==> inputs of 06-14 <==
Design fpu16_top, start of the top module:
module fpu16_top(
    input         aclk,
    input  [15:0] a,
    input  [15:0] b,
    input         a_valid,
    input         b_valid,
    output [15:0] add_result,
    output        add_valid,
    output [15:0] sub_result,
    output        sub_valid,
    output [15:0] mul_result,
    output        mul_valid,
    output [7:0]  cmp_result,
    output        cmp_valid
    );
clock: 7.04 ns
lec_check: 0
cap_margin: 20
core_margin: 2
core_utilization: 72
cts_cluster_size: 41
place_density: 0.64
setup_slack_margin: -0.48
slew_margin: 20
run.sh (not shown) runs the stock make flow with config.mk's settings and CLKGATE_MAP_FILE=.
==> 10-24: changes against 06-14 <==
==> flow/config.mk (replaced) <==
export PLATFORM = sky130hd
export DESIGN_NAME = fpu16_top
export DESIGN_NICKNAME = fpu16_top
export VERILOG_FILES = /design/flow/design.v
export SDC_FILE = /design/flow/constraint.sdc
export NUM_CORES = 4
export LEC_CHECK = 0
export ABC_AREA = 1
export CAP_MARGIN = 20
export CORE_MARGIN = 2
export CORE_UTILIZATION = 71
export CTS_CLUSTER_DIAMETER = 211
export MAX_ROUTING_LAYER = met4
export SLEW_MARGIN = 20
==> flow/constraint.sdc (replaced) <==
create_clock -name core_clock -period 7.11 [get_ports {aclk}]
set_input_delay 1.4220 -clock core_clock [delete_from_list [all_inputs] [get_ports {aclk}]]
set_output_delay 1.4220 -clock core_clock [all_outputs]
set_load 0.01 [all_outputs]
==> 01-08: changes against 06-14 <==
--- a/flow/config.mk
+++ b/flow/config.mk
@@ -7,8 +7,7 @@
 export LEC_CHECK = 0
 export CAP_MARGIN = 20
 export CORE_MARGIN = 2
-export CORE_UTILIZATION = 72
-export CTS_CLUSTER_SIZE = 41
-export PLACE_DENSITY = 0.64
-export SETUP_SLACK_MARGIN = -0.48
+export CORE_UTILIZATION = 66
+export MAX_ROUTING_LAYER = met4
+export SETUP_SLACK_MARGIN = 1.17
 export SLEW_MARGIN = 20
==> flow/constraint.sdc (replaced) <==
create_clock -name core_clock -period 4.42 [get_ports {aclk}]
set_input_delay 0.8840 -clock core_clock [delete_from_list [all_inputs] [get_ports {aclk}]]
set_output_delay 0.8840 -clock core_clock [all_outputs]
set_load 0.01 [all_outputs]
==> comparison <==
Between 10-24 and 01-08, the lower hold slack is in 01-08 (gap 0.0051 ns).
Against 01-08, the synthesized area of 10-24 is smaller by 1.4%.
Between 06-14 and 01-08, the lower die size is in 06-14 (gap 8.2%, measured against 01-08).
Of 01-08 and 10-24, 01-08 has the higher routed wire length (gap about 14%, measured against 10-24).
Sequential power: 01-08 is higher than 10-24 (68%).
Between 01-08 and 10-24, the lower combinational power is in 10-24 (gap about 80%, measured against 10-24).
01-08 finished with setup timing left. 10-24 completed and failed the layout checks on setup timing. 06-14 never finished: it broke off in global routing (5_1_grt) on GRT-0232.
Of 01-08 and 10-24, 01-08 has the higher utilization (gap 0.35 points).
==> figures <==
	01-08	10-24	06-14
Max rail drop VDD	869 uV	511 uV	-
Combinational-cell power consumption	18000 uW	10200 uW	-
Final-report setup violation count	53	12	-
Startpoint types	input port	input port	-
Clk pwr share	18.4%	17.1%	-
Number of logic gates	2170	2373	-
Worst hold margin	0.310 ns	0.316 ns	-
Fraction of post-synthesis cell area in the top cell type by area	45.1%	45.7%	45.1%
Status	complete, but fails checks	complete, but fails checks	did not finish
Failing step	-	-	global routing (5_1_grt)
Layout check failures	setup timing	setup timing	-
Count of standard-cell rows	79	76	76
Yosys adder share	12.8%	12.9%	12.8%
Data arrival time of the critical path	8.22 ns	8.30 ns	-
Highest metal layer used by the detailed router	met4	met4	-
Layout filler cell count	1860	1879	-
Worst setup startpoint	a[13]	b[11]	-

========
==> job 4434 <==
fpu16_top again, from the RTL that the note above started with.
export LEC_CHECK = 0
export ABC_AREA = 1
export CAP_MARGIN = 15
export CELL_PAD_IN_SITES_GLOBAL_PLACEMENT = 3
export CORE_ASPECT_RATIO = 1.3
export CORE_MARGIN = 2
export CORE_UTILIZATION = 26
export CTS_CLUSTER_SIZE = 52
export GPL_ROUTABILITY_DRIVEN = 1
export HOLD_SLACK_MARGIN = 0.17
export MIN_ROUTING_LAYER = met2
export PLACE_DENSITY_LB_ADDON = 0.16
export SETUP_SLACK_MARGIN = 1.29
export SLEW_MARGIN = 20
create_clock -name core_clock -period 8.0 [get_ports {aclk}]
==> inputs of job 5946, as changes to job 4434 <==
==> flow/config.mk (replaced) <==
export PLATFORM = sky130hd
export DESIGN_NAME = fpu16_top
export DESIGN_NICKNAME = fpu16_top
export VERILOG_FILES = /design/flow/design.v
export SDC_FILE = /design/flow/constraint.sdc
export NUM_CORES = 4
export LEC_CHECK = 0
export ABC_AREA = 1
export CAP_MARGIN = 20
export CORE_MARGIN = 2
export CORE_UTILIZATION = 70
export CTS_CLUSTER_SIZE = 45
export SETUP_SLACK_MARGIN = -0.48
export SLEW_MARGIN = 20
==> flow/constraint.sdc (replaced) <==
create_clock -name core_clock -period 4.77 [get_ports {aclk}]
set_input_delay 0.9540 -clock core_clock [delete_from_list [all_inputs] [get_ports {aclk}]]
set_output_delay 0.9540 -clock core_clock [all_outputs]
set_load 0.01 [all_outputs]
==> results <==
In synthesized cell count, job 5946 and job 4434 do not differ.
Die size: job 5946 is smaller than job 4434 (about 60%).
Job 4434 completed with no timing, DRC or antenna violations. Job 5946 aborted during 5_1_grt with GRT-0232.
Synthesized area is the same in job 5946 and job 4434.
==> figures <==
| quantity | job 5946 | job 4434 |
|---|---|---|
| Buffers inserted by post-CTS timing repair | 130 | 51 |
| Result of the run | aborted with a tool error | timing/DRC/antenna clean |
| Stage where the flow stopped | 5_1_grt | - |
| Effective utilization at floorplan | 71.2% | 26.1% |
| Die span in y | 214 µm | 396 µm |
| Post-Place Worst Slack | -3.24 ns | -0.608 ns |
| Placer congestion estimate | 1.02 | 0.865 |
| Placement-stage cell area | 0.0356 mm² | 0.0367 mm² |
| Floorplan die width | 214 µm | 306 µm |
| Floorplan row count | 76 | 144 |
| Number of levels in the clock H-tree | 2 | 3 |
| TritonCTS buffer count | 57 | 76 |
Power figures rest on the tool's default switching activity, not on a simulated workload.
